## copyEngine
module copyEngine  #(
    parameter DATA_WIDTH       = 64,
    parameter ADDR_WIDTH       = 32,
    parameter LEN              = 16,
    parameter FULL_WORD_SIZE   = DATA_WIDTH / 8
) (
    input                             rstn,
    input                             clk,
    input                             src_dw_sel_i, 
    input                             dst_dw_sel_i, 
    input                             copy_i,
    input                             set_i,
    input        [7:0]                setVal_i,
    input                             flush_i,
    input        [LEN-1:0]            len_i,
    input        [ADDR_WIDTH-1:0]     src_i,
    input        [ADDR_WIDTH-1:0]     dst_i,
    output logic                      done_o,
    output logic                      mem_re_r,
    output logic [ADDR_WIDTH-1:0]     mem_rad_r,
    input                             mem_rreq_rdy,
    input        [DATA_WIDTH-1:0]     mem_rdat,
    input                             mem_rdat_rdy,
    output logic [FULL_WORD_SIZE-1:0] mem_bwe_r,
    output logic [ADDR_WIDTH-1:0]     mem_wad_r,
    output logic [DATA_WIDTH-1:0]     mem_wdat_r,
    input                             mem_wreq_rdy,
    output logic                      flush_r,
    output logic [ADDR_WIDTH-1:0]     cmd_adr_r,
    input                             cmd_rdy
);
For scale: roughly 880 flip-flops, ~330 I/O pins.
export LEC_CHECK = 0
export CAP_MARGIN = 20
export CORE_MARGIN = 2
export CORE_UTILIZATION = 70
export SLEW_MARGIN = 20
create_clock -name core_clock -period 3.36 [get_ports {clk}]
run.sh (not shown) runs the stock make flow with config.mk's settings and CLKGATE_MAP_FILE=.
The baseline aborted during global routing.
Rerun with:
- ABC_AREA: unset -> 1
- CORE_UTILIZATION: 70 -> 69
- clock period: 3.36 -> 4.34 ns (I/O delays scaled with it)
The new run finished with setup timing left.
Die area increases by a few percent.
Synthesized cell count rose by well over a third.
Area after synthesis rose by a few percent.
Rerun with:
- CORE_UTILIZATION: 69 -> 72
- CTS_CLUSTER_SIZE: unset -> 14
- clock period: 4.34 -> 2.35 ns (I/O delays scaled with it)
- This time the run died in global routing
- synthesized cell count is unchanged
- die size falls by 4.1%
- area after synthesis does not change
Rerun with:
- ABC_AREA: 1 -> unset
- CORE_ASPECT_RATIO: unset -> 1.72
- CTS_CLUSTER_DIAMETER: unset -> 27
- CTS_CLUSTER_SIZE: 14 -> 42
- PLACE_DENSITY_LB_ADDON: unset -> 0.01
- SETUP_SLACK_MARGIN: unset -> 0.79
- clock period: 2.35 -> 2.67 ns (I/O delays scaled with it)
This time the run failed in clock tree synthesis (DPL-0033); synthesized cell count goes down by 27%; die size goes down by 3.5%; synthesized area goes down by 3.6%.
Rerun with:
- CORE_ASPECT_RATIO: 1.72 -> unset
- CORE_UTILIZATION: 72 -> 65
- CTS_CLUSTER_DIAMETER: 27 -> unset
- CTS_CLUSTER_SIZE: 42 -> 50
- HOLD_SLACK_MARGIN: unset -> 0.29
- PLACE_DENSITY_LB_ADDON: 0.01 -> unset
- SETUP_SLACK_MARGIN: 0.79 -> 1.85
- clock period: 2.67 -> 7.21 ns (I/O delays scaled with it)
Outcome:
- Now the flow completed and failed the layout checks on setup timing
- synthesized cell count does not change
- die size is higher by 10%
- area after synthesis is unchanged

---

== job 3789 ==
Starting RTL as in the previous note.
==> flow/design.v (excerpt) <==
module copyEngine  #(
    parameter DATA_WIDTH       = 64,
    parameter ADDR_WIDTH       = 32,
    parameter LEN              = 16,
    parameter FULL_WORD_SIZE   = DATA_WIDTH / 8
) (
    input                             rstn,
    input                             clk,
    input                             src_dw_sel_i, 
    input                             dst_dw_sel_i, 
    input                             copy_i,
    input                             set_i,
    input        [7:0]                setVal_i,
    input                             flush_i,
    input        [LEN-1:0]            len_i,
    input        [ADDR_WIDTH-1:0]     src_i,
    input        [ADDR_WIDTH-1:0]     dst_i,
    output logic                      done_o,
    output logic                      mem_re_r,
    output logic [ADDR_WIDTH-1:0]     mem_rad_r,
    input                             mem_rreq_rdy,
    input        [DATA_WIDTH-1:0]     mem_rdat,
    input                             mem_rdat_rdy,
    output logic [FULL_WORD_SIZE-1:0] mem_bwe_r,
    output logic [ADDR_WIDTH-1:0]     mem_wad_r,
    output logic [DATA_WIDTH-1:0]     mem_wdat_r,
    input                             mem_wreq_rdy,
    output logic                      flush_r,
    output logic [ADDR_WIDTH-1:0]     cmd_adr_r,
    input                             cmd_rdy
);
==> flow/config.mk <==
export PLATFORM = sky130hd
export DESIGN_NAME = copyEngine
export DESIGN_NICKNAME = copyEngine
export VERILOG_FILES = /design/flow/design.v
export SDC_FILE = /design/flow/constraint.sdc
export NUM_CORES = 4
export LEC_CHECK = 0
export ABC_AREA = 0
export CAP_MARGIN = 20
export CORE_ASPECT_RATIO = 1.08
export CORE_MARGIN = 4
export CORE_UTILIZATION = 58
export CTS_CLUSTER_DIAMETER = 33
export MAX_ROUTING_LAYER = met5
export PLACE_DENSITY_LB_ADDON = 0.0
export SETUP_SLACK_MARGIN = 2.2
export SLEW_MARGIN = 15
export TNS_END_PERCENT = 70
==> flow/constraint.sdc <==
create_clock -name core_clock -period 7.11 [get_ports {clk}]
set_input_delay 1.4220 -clock core_clock [delete_from_list [all_inputs] [get_ports {clk}]]
set_output_delay 1.4220 -clock core_clock [all_outputs]
set_load 0.01 [all_outputs]
Ran to the end and failed final checks on negative setup slack: job 3789.
The following lists how job 2161 was set up differently from job 3789:
- CTS_CLUSTER_DIAMETER: 33 -> unset
- CORE_MARGIN: 4 -> 2
- ABC_AREA: 0 -> unset
- CORE_ASPECT_RATIO: 1.08 -> unset
- TNS_END_PERCENT: 70 -> unset
- PLACE_DENSITY_LB_ADDON: 0.0 -> unset
- SETUP_SLACK_MARGIN: 2.2 -> unset
- MAX_ROUTING_LAYER: met5 -> unset
- SLEW_MARGIN: 15 -> 20
- CORE_UTILIZATION: 58 -> 40
- the clock period (ns, I/O delays scaled along): 7.11 -> 14.6
## What came out
Looking at sequential share of layout area, job 2161 sits 2.9 points above job 3789.
Non-clock buffer count for job 2161: 38% down relative to job 3789
Job 2161: clock-cell share of area lower than job 3789
Job 2161 finished every step from synthesis to the final layout, and the layout passed the timing, design-rule and antenna checks.
Cmp job 3789 and job 2161 / buffer and inverter count on the worst path / higher: job 2161
The following lists how job 8998 was set up differently from job 2161:
- CORE_UTILIZATION changed from 40 to 32
- the clock period (ns, I/O delays scaled along) changed from 14.6 to 13.5
==> results <==
Comparing job 8998 against job 2161, there is no change at all in average footprint of a synthesized cell. Sequential share of layout area (job 8998 over job 2161): decrease, 0.51 points. Number of antenna cells inserted in job 8998 is 1 higher than in job 2161.

---

Starting RTL as in the previous note.
Settings: LEC_CHECK=0, ABC_AREA=0, CAP_MARGIN=20, CORE_ASPECT_RATIO=1.08, CORE_MARGIN=4, CORE_UTILIZATION=54, CTS_CLUSTER_DIAMETER=359, MAX_ROUTING_LAYER=met5, SETUP_SLACK_MARGIN=0.55, SLEW_MARGIN=15, TNS_END_PERCENT=70; clock period 5.27 ns.
The baseline produced a layout that fails on negative setup slack.
Next try:
CORE_MARGIN = 2   (was 4)
CORE_UTILIZATION = 72   (was 54)
CTS_CLUSTER_DIAMETER = 33   (was 359)
CTS_CLUSTER_SIZE = 58   (was unset)
PLACE_DENSITY_LB_ADDON = 0.0   (was unset)
SETUP_SLACK_MARGIN = 2.05   (was 0.55)
clock period = 7.11 ns   (was 5.27 ns; I/O delays follow)
=>
- This time the run aborted during 5_1_grt with GRT-0116
- die size fell by a quarter to a third
- synthesized area is unchanged
- synthesized cell count does not change
Next try:
ABC_AREA = unset   (was 0)
CORE_ASPECT_RATIO = unset   (was 1.08)
CORE_UTILIZATION = 40   (was 72)
CTS_CLUSTER_DIAMETER = unset   (was 33)
CTS_CLUSTER_SIZE = unset   (was 58)
MAX_ROUTING_LAYER = unset   (was met5)
PLACE_DENSITY_LB_ADDON = unset   (was 0.0)
SETUP_SLACK_MARGIN = unset   (was 2.05)
SLEW_MARGIN = 20   (was 15)
TNS_END_PERCENT = unset   (was 70)
clock period = 9.49 ns   (was 7.11 ns; I/O delays follow)
The changed run ran to the end with no violations.
Area after synthesis is unchanged.
Die size rises by 79%.
Synthesized cell count stays the same.
Next try:
ABC_AREA = 1   (was unset)
CORE_ASPECT_RATIO = 1.42   (was unset)
CORE_UTILIZATION = 72   (was 40)
clock period = 3.77 ns   (was 9.49 ns; I/O delays follow)
With this change the flow did not get past 5_1_grt (GRT-0116).
Area after synthesis increases by about 3.8%.
Die area decreases by about 40%.
Synthesized cell count increases by about 37%.

---

Setup of alpha:
Starting RTL as in the previous note.
make LEC_CHECK=0 ABC_AREA=1 CAP_MARGIN=20 CORE_ASPECT_RATIO=1.42 CORE_MARGIN=2 CORE_UTILIZATION=72 CTS_CLUSTER_DIAMETER=171 CTS_CLUSTER_SIZE=10 SLEW_MARGIN=20 finish   # period 3.77 ns
Seen in the log of alpha: GRT-0232 during global routing (5_1_grt), after which the run never completed.
Edits applied to the flow inputs when going from alpha to beta:
- CTS_CLUSTER_SIZE no longer set, was 10
- CORE_ASPECT_RATIO no longer set, was 1.42
- CTS_CLUSTER_DIAMETER no longer set, was 171
- ABC_AREA no longer set, was 1
- the clock period (ns, I/O delays scaled along) now 2.68, was 3.77
==> comparison <==
beta failed in clock tree synthesis (4_1_cts) with DPL-0033.
Synthesized cell count was lower in beta than in alpha.
Mux contribution to synthesized area sits higher in beta than in alpha.
Lower synthesized area was reported by beta, not alpha.
alpha -> beta: yosys synthesis chip area decreased by a few percent
Changes observed in beta relative to alpha: core outline area went down; starting density of the core ~0 delta; post-synthesis adder-cell area fraction roughly the same; die boundary height lost about 17%; number of placement rows now sits lower.
The lower simple-gate portion of the synthesized area of beta and alpha is in beta.
Relative to beta, the following input files were edited for gamma:
- ABC_AREA: unset -> 1
- CTS_CLUSTER_SIZE: unset -> 10
- the clock period (ns, I/O delays scaled along): 2.68 -> 2.35
### Flow results
- gamma: GRT-0116 in global routing (5_1_grt) -> run aborted
- Total half-perimeter wirelength after legalization and detailed placement: gamma < beta
- beta → gamma: starting density of the core shrank by 0.17 points; area fraction in mux cells shrank by 11 points; register share after synthesis shrank by 1.9 points; yosys stat cell total grew by about 37%; synthesized area grew by about 3.8%.
- Relative to beta, the die area measured on gamma has increased by a few percent.
- The xor-xnor portion of the synthesized cell area reported for gamma is greater than that of beta by 0.40 points.
- Diff beta..gamma | final weighted congestion of routability-driven global placement | negligible
## Diff of input files: delta against gamma
- clearing CTS_CLUSTER_SIZE, which used to be 10
- putting TNS_END_PERCENT at 5 where nothing was set
Notes after the runs:
- As far as area of the die is concerned, gamma and delta perform about the same.
- Comparing delta against gamma, there is no change at all in mux share of post-synthesis cell area.
- Pre-CTS worst setup slack is lower on delta
- Comparing gamma with delta, the post-place instance area came out essentially unchanged.
- delta got as far as global routing (5_1_grt), where a tool error ended the run.
- gamma did not finish: a tool error stopped it during global routing (5_1_grt).

---

copyEngine again, from the RTL that the note above started with.
// copyEngine
module copyEngine  #(
    parameter DATA_WIDTH       = 64,
    parameter ADDR_WIDTH       = 32,
    parameter LEN              = 16,
    parameter FULL_WORD_SIZE   = DATA_WIDTH / 8
) (
    input                             rstn,
    input                             clk,
    input                             src_dw_sel_i, 
    input                             dst_dw_sel_i, 
    input                             copy_i,
    input                             set_i,
    input        [7:0]                setVal_i,
    input                             flush_i,
    input        [LEN-1:0]            len_i,
    input        [ADDR_WIDTH-1:0]     src_i,
    input        [ADDR_WIDTH-1:0]     dst_i,
    output logic                      done_o,
    output logic                      mem_re_r,
    output logic [ADDR_WIDTH-1:0]     mem_rad_r,
    input                             mem_rreq_rdy,
    input        [DATA_WIDTH-1:0]     mem_rdat,
    input                             mem_rdat_rdy,
    output logic [FULL_WORD_SIZE-1:0] mem_bwe_r,
    output logic [ADDR_WIDTH-1:0]     mem_wad_r,
    output logic [DATA_WIDTH-1:0]     mem_wdat_r,
    input                             mem_wreq_rdy,
    output logic                      flush_r,
    output logic [ADDR_WIDTH-1:0]     cmd_adr_r,
    input                             cmd_rdy
);
clock: 5.61 ns
lec_check: 0
abc_area: 0
cap_margin: 20
core_aspect_ratio: 1.08
core_margin: 4
core_utilization: 54
cts_cluster_diameter: 326
max_routing_layer: met5
setup_slack_margin: 0.92
slew_margin: 15
tns_end_percent: 70
The starting point reached the layout checks and failed them: negative setup slack.
Then changed:
ABC_AREA = default   (was 0)
CORE_ASPECT_RATIO = default   (was 1.08)
CORE_MARGIN = 6   (was 4)
CORE_UTILIZATION = 40   (was 54)
CTS_CLUSTER_DIAMETER = default   (was 326)
MAX_ROUTING_LAYER = met4   (was met5)
SETUP_SLACK_MARGIN = default   (was 0.92)
SLEW_MARGIN = 20   (was 15)
TNS_END_PERCENT = default   (was 70)
clock period = 10.0 ns   (was 5.61 ns; I/O delays follow)
Result: This time the run ran to the end with no violations; critical path depth is higher by 1; register-to-register slack is better by 2.5 ns; setup slack gains 2.5 ns; maximum frequency goes down by about a fifth.
Then changed:
CORE_MARGIN = 2   (was 6)
CORE_UTILIZATION = 72   (was 40)
CTS_CLUSTER_DIAMETER = 363   (was default)
CTS_CLUSTER_SIZE = 14   (was default)
MAX_ROUTING_LAYER = default   (was met4)
PLACE_DENSITY_LB_ADDON = 0.01   (was default)
SETUP_SLACK_MARGIN = 0.79   (was default)
clock period = 2.73 ns   (was 10.0 ns; I/O delays follow)
The new run aborted during 4_1_cts.
Synthesized cell count is unchanged.
Area after synthesis does not change.
Die size drops by well over a third.
